==> wip/yarrow <==
==> flow/design.v <==
`timescale 1ns/1ps
module array_mult_top (
    input             clk,
    input      [15:0] a,
    input      [15:0] b,
    output reg [31:0] p
);
    reg  [15:0] a_q, b_q;
    wire [31:0] prod;
    array_multiplier u_mult (
        .in_A(a_q),
        .in_B(b_q),
        .prod_out(prod)
    );
    always @(posedge clk) begin
        a_q <= a;
        b_q <= b;
        p   <= prod;
    end
endmodule

`timescale 1ns/1ps
module array_multiplier (
    input  [15:0] in_A,
    input  [15:0] in_B,
    output [31:0] prod_out
);
    wire [15:0] pp [15:0];   
    genvar i, j;
    generate
        for (i = 0; i < 16; i = i + 1) begin : GEN_PP_ROW
            for (j = 0; j < 16; j = j + 1) begin : GEN_PP_COL
                assign pp[i][j] = in_A[j] & in_B[i];
            end
        end
    endgenerate
    wire [31:0] row_sum [15:0];
    wire [31:0] row_carry [15:0];
    assign row_sum[0]   = {16'b0, pp[0]};
    assign row_carry[0] = 32'b0;
    genvar r;
    generate
        for (r = 1; r < 16; r = r + 1) begin : ADDER_ROWS
            wire [31:0] shifted_pp = { {16 - r{1'b0}}, pp[r], {r{1'b0}} };
            adder32 ADD_STAGE (
                .in_a(row_sum[r-1]),
                .in_b(shifted_pp),
                .cin(1'b0),
                .sum(row_sum[r]),
                .cout(row_carry[r])
            );
        end
    endgenerate
    assign prod_out = row_sum[15];
endmodule
module adder32 (
    input  [31:0] in_a,
    input  [31:0] in_b,
    input         cin,
    output [31:0] sum,
    output        cout
);
    wire [31:0] carry;
    genvar k;
    full_adder FA0 (.a(in_a[0]), .b(in_b[0]), .cin(cin), .sum(sum[0]), .cout(carry[0]));
    generate
        for (k = 1; k < 32; k = k + 1) begin : FA_CHAIN
            full_adder FAi (.a(in_a[k]), .b(in_b[k]), .cin(carry[k-1]), .sum(sum[k]), .cout(carry[k]));
        end
    endgenerate
    assign cout = carry[31];
endmodule
module full_adder (
    input  a,
    input  b,
    input  cin,
    output sum,
    output cout
);
    assign sum  = a ^ b ^ cin;
    assign cout = (a & b) | (b & cin) | (a & cin);
endmodule
==> flow/run.sh <==
#!/bin/bash
# the make line also repeats each setting of config.mk as NAME=value (left out here)
make -C /OpenROAD-flow-scripts/flow DESIGN_CONFIG=/design/flow/config.mk WORK_HOME=/design/flow/orfs CLKGATE_MAP_FILE= finish
==> flow/config.mk <==
export PLATFORM = sky130hd
export DESIGN_NAME = array_mult_top
export DESIGN_NICKNAME = array_mult_top
export VERILOG_FILES = /design/flow/design.v
export SDC_FILE = /design/flow/constraint.sdc
export NUM_CORES = 4
export LEC_CHECK = 0
export ABC_AREA = 1
export CAP_MARGIN = 35
export CELL_PAD_IN_SITES_DETAIL_PLACEMENT = 2
export CELL_PAD_IN_SITES_GLOBAL_PLACEMENT = 3
export CORE_MARGIN = 9
export CORE_UTILIZATION = 15
export CTS_CLUSTER_SIZE = 98
export MAX_ROUTING_LAYER = met4
export PLACE_DENSITY = 0.56
export SETUP_SLACK_MARGIN = 0.73
export SLEW_MARGIN = 10
==> flow/constraint.sdc <==
create_clock -name core_clock -period 20.0 [get_ports {clk}]
set_input_delay 4.0000 -clock core_clock [delete_from_list [all_inputs] [get_ports {clk}]]
set_output_delay 4.0000 -clock core_clock [all_outputs]
set_load 0.01 [all_outputs]
==> wip/delta (differences from wip/yarrow) <==
==> flow/config.mk (replaced) <==
export PLATFORM = sky130hd
export DESIGN_NAME = array_mult_top
export DESIGN_NICKNAME = array_mult_top
export VERILOG_FILES = /design/flow/design.v
export SDC_FILE = /design/flow/constraint.sdc
export NUM_CORES = 4
export LEC_CHECK = 0
export ABC_AREA = 0
export CAP_MARGIN = 20
export CORE_MARGIN = 2
export CORE_UTILIZATION = 31
export CTS_CLUSTER_DIAMETER = 322
export CTS_CLUSTER_SIZE = 100
export GPL_TIMING_DRIVEN = 1
export PLACE_DENSITY = 0.6
export SLEW_MARGIN = 20
export TNS_END_PERCENT = 20
==> comparison <==
In wip/yarrow the global-route usage is lower than in wip/delta, by 3.3 points.
Of wip/yarrow and wip/delta, wip/delta has the higher sequential share of layout area (gap 1.3 points).
Between wip/delta and wip/yarrow, the lower routed wire length is in wip/delta (gap 38%, measured against wip/yarrow).
Against wip/yarrow, the critical path depth of wip/delta is lower by 3.

==> inputs of run a <==
RTL: the design.v shown in full above, as it stands there.
==> flow/config.mk <==
export PLATFORM = sky130hd
export DESIGN_NAME = array_mult_top
export DESIGN_NICKNAME = array_mult_top
export VERILOG_FILES = /design/flow/design.v
export SDC_FILE = /design/flow/constraint.sdc
export NUM_CORES = 4
export LEC_CHECK = 0
export CAP_MARGIN = 5
export CORE_MARGIN = 2
export CORE_UTILIZATION = 70
export CTS_CLUSTER_DIAMETER = 380
export CTS_CLUSTER_SIZE = 15
export SETUP_SLACK_MARGIN = 2.36
export SLEW_MARGIN = 20
export TNS_END_PERCENT = 5
==> flow/constraint.sdc <==
create_clock -name core_clock -period 9.2 [get_ports {clk}]
set_input_delay 1.8400 -clock core_clock [delete_from_list [all_inputs] [get_ports {clk}]]
set_output_delay 1.8400 -clock core_clock [all_outputs]
set_load 0.01 [all_outputs]
run.sh (not shown) runs the stock make flow with config.mk's settings and CLKGATE_MAP_FILE=.
==> run b: changes against run a <==
- CAP_MARGIN: 5 -> 20
- CELL_PAD_IN_SITES_DETAIL_PLACEMENT: not set -> 2
- CORE_ASPECT_RATIO: not set -> 1.92
- CORE_UTILIZATION: 70 -> 40
- CTS_CLUSTER_DIAMETER: 380 -> not set
- CTS_CLUSTER_SIZE: 15 -> not set
- SETUP_SLACK_MARGIN: 2.36 -> not set
- TNS_END_PERCENT: 5 -> not set
==> flow/constraint.sdc (replaced) <==
create_clock -name core_clock -period 20.0 [get_ports {clk}]
set_input_delay 4.0000 -clock core_clock [delete_from_list [all_inputs] [get_ports {clk}]]
set_output_delay 4.0000 -clock core_clock [all_outputs]
set_load 0.01 [all_outputs]
==> run c: changes against run a <==
- CAP_MARGIN: 5 -> 20
- CORE_UTILIZATION: 70 -> 18
- CTS_CLUSTER_DIAMETER: 380 -> not set
- CTS_CLUSTER_SIZE: 15 -> not set
- PLACE_DENSITY: not set -> 0.6
- SETUP_SLACK_MARGIN: 2.36 -> not set
- TNS_END_PERCENT: 5 -> not set
==> flow/constraint.sdc (replaced) <==
create_clock -name core_clock -period 24.6 [get_ports {clk}]
set_input_delay 4.9200 -clock core_clock [delete_from_list [all_inputs] [get_ports {clk}]]
set_output_delay 4.9200 -clock core_clock [all_outputs]
set_load 0.01 [all_outputs]
==> results <==
metric                                                                            run c            run a                    run b
Run status                                                      complete, no violations  failed layout checks  complete, no violations
Violated checks                                                                       -     setup timing                        -
Final non-filler cell area                                                     9490 µm²         9480 µm²                 9530 µm²
Number of standard cells in the final layout excluding fillers                    1,321              901                      994
Final worst path period need                                                   20.09 ns         19.24 ns                 19.71 ns
Number of signal-net buffers in the layout                                           64               96                       71
Antenna violations before repair                                                      2                0                        0
Global-route wire length before repair                                        24,300 µm        24,200 µm                34,300 µm
Die height                                                                       217 µm           112 µm                   202 µm
Maximum operating frequency                                                    49.8 MHz         52.0 MHz                 50.7 MHz
Max transition margin                                                             64.3%            62.7%                    58.0%
Clock network area share                                                          2.90%            2.92%                    3.53%
Sum of negative setup slack                                                        0 ns       -132.05 ns                     0 ns
Core occupancy in the finished layout                                             21.3%            83.4%                    47.4%
GRT met2 Usage                                                                    12.6%            48.7%                    44.0%
Source of the worst register-to-register timing path                             a_q[1]           b_q[0]                   b_q[1]
Net total in the final layout                                                       996            1,028                    1,003
Fraction of area in registers                                                     13.5%            13.6%                    13.5%
Core ar.                                                                     44,500 µm²       11,400 µm²               20,100 µm²
Transition time at the pin with the least slew margin                          0.534 ns         0.558 ns                 0.630 ns

==> inputs of branch zinc <==
RTL: the design.v shown in full above, as it stands there.
make LEC_CHECK=0 CAP_MARGIN=20 CORE_MARGIN=9 CORE_UTILIZATION=17 CTS_CLUSTER_DIAMETER=96 CTS_CLUSTER_SIZE=40 GPL_ROUTABILITY_DRIVEN=1 GPL_TIMING_DRIVEN=0 MIN_ROUTING_LAYER=met2 PLACE_DENSITY=0.91 SETUP_SLACK_MARGIN=1.22 SLEW_MARGIN=15 TNS_END_PERCENT=25 finish   # period 12.0 ns
==> branch cedar: changes against branch zinc <==
ABC_AREA = 0   (was default)
CORE_MARGIN = 2   (was 9)
CORE_UTILIZATION = 72   (was 17)
CTS_CLUSTER_DIAMETER = 115   (was 96)
CTS_CLUSTER_SIZE = 50   (was 40)
GPL_ROUTABILITY_DRIVEN = default   (was 1)
GPL_TIMING_DRIVEN = default   (was 0)
MIN_ROUTING_LAYER = default   (was met2)
PLACE_DENSITY = default   (was 0.91)
PLACE_DENSITY_LB_ADDON = 0.07   (was default)
SETUP_SLACK_MARGIN = default   (was 1.22)
SLEW_MARGIN = 20   (was 15)
TNS_END_PERCENT = default   (was 25)
==> flow/constraint.sdc (replaced) <==
create_clock -name core_clock -period 16.8 [get_ports {clk}]
set_input_delay 3.3600 -clock core_clock [delete_from_list [all_inputs] [get_ports {clk}]]
set_output_delay 3.3600 -clock core_clock [all_outputs]
set_load 0.01 [all_outputs]
==> branch juniper: changes against branch zinc <==
CORE_MARGIN = 2   (was 9)
CORE_UTILIZATION = 58   (was 17)
CTS_CLUSTER_DIAMETER = default   (was 96)
CTS_CLUSTER_SIZE = default   (was 40)
GPL_ROUTABILITY_DRIVEN = default   (was 1)
GPL_TIMING_DRIVEN = default   (was 0)
MIN_ROUTING_LAYER = default   (was met2)
PLACE_DENSITY = default   (was 0.91)
SETUP_SLACK_MARGIN = default   (was 1.22)
SLEW_MARGIN = 20   (was 15)
TNS_END_PERCENT = default   (was 25)
==> flow/constraint.sdc (replaced) <==
create_clock -name core_clock -period 11.0 [get_ports {clk}]
set_input_delay 2.2000 -clock core_clock [delete_from_list [all_inputs] [get_ports {clk}]]
set_output_delay 2.2000 -clock core_clock [all_outputs]
set_load 0.01 [all_outputs]
==> branch amber: changes against branch zinc <==
ABC_AREA = 1   (was default)
CORE_MARGIN = 2   (was 9)
CORE_UTILIZATION = 71   (was 17)
CTS_CLUSTER_DIAMETER = 206   (was 96)
CTS_CLUSTER_SIZE = default   (was 40)
GPL_ROUTABILITY_DRIVEN = default   (was 1)
GPL_TIMING_DRIVEN = default   (was 0)
MIN_ROUTING_LAYER = default   (was met2)
PLACE_DENSITY = default   (was 0.91)
PLACE_DENSITY_LB_ADDON = 0.06   (was default)
SETUP_SLACK_MARGIN = default   (was 1.22)
SLEW_MARGIN = 20   (was 15)
TNS_END_PERCENT = default   (was 25)
==> flow/constraint.sdc (replaced) <==
create_clock -name core_clock -period 16.1 [get_ports {clk}]
set_input_delay 3.2200 -clock core_clock [delete_from_list [all_inputs] [get_ports {clk}]]
set_output_delay 3.2200 -clock core_clock [all_outputs]
set_load 0.01 [all_outputs]
==> run summary <==
Layout check faults - negative setup slack
Final WS setup - -2.05 ns
Drt first pass iters - 4
Status - complete, but fails checks
Die Size - 12200 sq um
Final Setup Violations - 7
the above is filed under branch cedar

==> run summary <==
Final WS setup - -7.50 ns
Status - complete, but fails checks
Layout check faults - negative setup slack
Final Setup Violations - 18
the above is filed under branch zinc

==> run summary <==
Status - complete, but fails checks
Layout check faults - negative setup slack
Final WS setup - -7.80 ns
Drt first pass iters - 4
Final Setup Violations - 19
Dominant Register Cell - dfxtp_1
the above is filed under branch juniper

==> run summary <==
Final Setup Violations - 9
Die Y - 115 um
Die Size - 13300 sq um
Final WS setup - -2.71 ns
Layout check faults - negative setup slack
Status - complete, but fails checks
Drt first pass iters - 6
the above is filed under branch amber


==> inputs of job 1546 <==
// array_mult_top: RTL as listed in full above, without the edits since
make LEC_CHECK=0 CAP_MARGIN=20 CORE_MARGIN=2 CORE_UTILIZATION=66 SETUP_SLACK_MARGIN=1.6 SLEW_MARGIN=20 finish   # period 9.2 ns
==> job 2259: changes against job 1546 <==
--- a/flow/config.mk
+++ b/flow/config.mk
@@ -7,6 +7,6 @@
 export LEC_CHECK = 0
 export CAP_MARGIN = 20
 export CORE_MARGIN = 2
-export CORE_UTILIZATION = 66
-export SETUP_SLACK_MARGIN = 1.6
+export CORE_UTILIZATION = 40
+export PLACE_DENSITY = 0.6
 export SLEW_MARGIN = 20
==> flow/constraint.sdc (replaced) <==
create_clock -name core_clock -period 20.4 [get_ports {clk}]
set_input_delay 4.0800 -clock core_clock [delete_from_list [all_inputs] [get_ports {clk}]]
set_output_delay 4.0800 -clock core_clock [all_outputs]
set_load 0.01 [all_outputs]
==> job 6842: changes against job 1546 <==
--- a/flow/config.mk
+++ b/flow/config.mk
@@ -7,6 +7,8 @@
 export LEC_CHECK = 0
 export CAP_MARGIN = 20
 export CORE_MARGIN = 2
-export CORE_UTILIZATION = 66
-export SETUP_SLACK_MARGIN = 1.6
+export CORE_UTILIZATION = 72
+export PLACE_DENSITY_LB_ADDON = 0.06
+export SETUP_SLACK_MARGIN = 2.75
 export SLEW_MARGIN = 20
+export TNS_END_PERCENT = 5
==> flow/constraint.sdc (replaced) <==
create_clock -name core_clock -period 19.7 [get_ports {clk}]
set_input_delay 3.9400 -clock core_clock [delete_from_list [all_inputs] [get_ports {clk}]]
set_output_delay 3.9400 -clock core_clock [all_outputs]
set_load 0.01 [all_outputs]
==> job 6986: changes against job 1546 <==
--- a/flow/config.mk
+++ b/flow/config.mk
@@ -7,6 +7,6 @@
 export LEC_CHECK = 0
 export CAP_MARGIN = 20
 export CORE_MARGIN = 2
-export CORE_UTILIZATION = 66
-export SETUP_SLACK_MARGIN = 1.6
+export CORE_UTILIZATION = 40
+export PLACE_DENSITY = 0.6
 export SLEW_MARGIN = 20
==> flow/constraint.sdc (replaced) <==
create_clock -name core_clock -period 20.0 [get_ports {clk}]
set_input_delay 4.0000 -clock core_clock [delete_from_list [all_inputs] [get_ports {clk}]]
set_output_delay 4.0000 -clock core_clock [all_outputs]
set_load 0.01 [all_outputs]
==> run notes <==
flow finished, numbers: outcome failed layout checks, SO Viols negative setup slack, CTS resizes 36, final setup margin -9.68 ns, later-pin clock latency in the skew report 0.35 ns, Crit path buffers/inverters 6, post-layout min period 18.88 ns, met1 Track Usage GR 26.5%, final setup fails 21, clock skew 0.00954 ns, WL met3 312 µm, n_taps 147, non-clock buffer area fraction after layout 9.14%, clk slew on worst S/H paths 0.05 ns, fin cells 904, Area Overhead vs Synth 18.9%, GRT met2 Usage 48.4%, Levels on crit path 51, Post-DP Area 9280 µm²
-- figures above: job 1546

==> run notes <==
flow finished, numbers: outcome no timing/DRC/antenna violations, later-pin clock latency in the skew report 0.35 ns, final setup fails 0, Crit path buffers/inverters 6, clk slew on worst S/H paths 0.05 ns, post-layout min period 19.32 ns, n_taps 140, GRT met2 Usage 55.7%, met1 Track Usage GR 30.1%, Post-DP Area 8850 µm², WL met3 390 µm, clock skew 0.00771 ns, Detail Placement HPWL 11.0 mm, non-clock buffer area fraction after layout 7.72%, Area Overhead vs Synth 15.4%, final setup margin 0.381 ns, fin cells 879, CTS resizes 61
-- figures above: job 6842

==> run notes <==
flow finished, numbers: final setup fails 0, post-layout min period 19.50 ns, WL met3 363 µm, GRT met2 Usage 24.1%, clock skew 0.00896 ns, outcome no timing/DRC/antenna violations, met1 Track Usage GR 13.6%, Area Overhead vs Synth 15.7%, later-pin clock latency in the skew report 0.35 ns, Crit path buffers/inverters 10, CTS resizes 12, clk slew on worst S/H paths 0.06 ns, final setup margin 0.503 ns, n_taps 270, non-clock buffer area fraction after layout 7.40%
-- figures above: job 6986

==> run notes <==
flow finished, numbers: outcome no timing/DRC/antenna violations, clk slew on worst S/H paths 0.05 ns, final setup margin 0.677 ns, Post-DP Area 8830 µm², CTS resizes 0, Levels on crit path 53, WL met3 368 µm, clock skew 0.00852 ns, Area Overhead vs Synth 13.6%, later-pin clock latency in the skew report 0.34 ns
-- figures above: job 2259

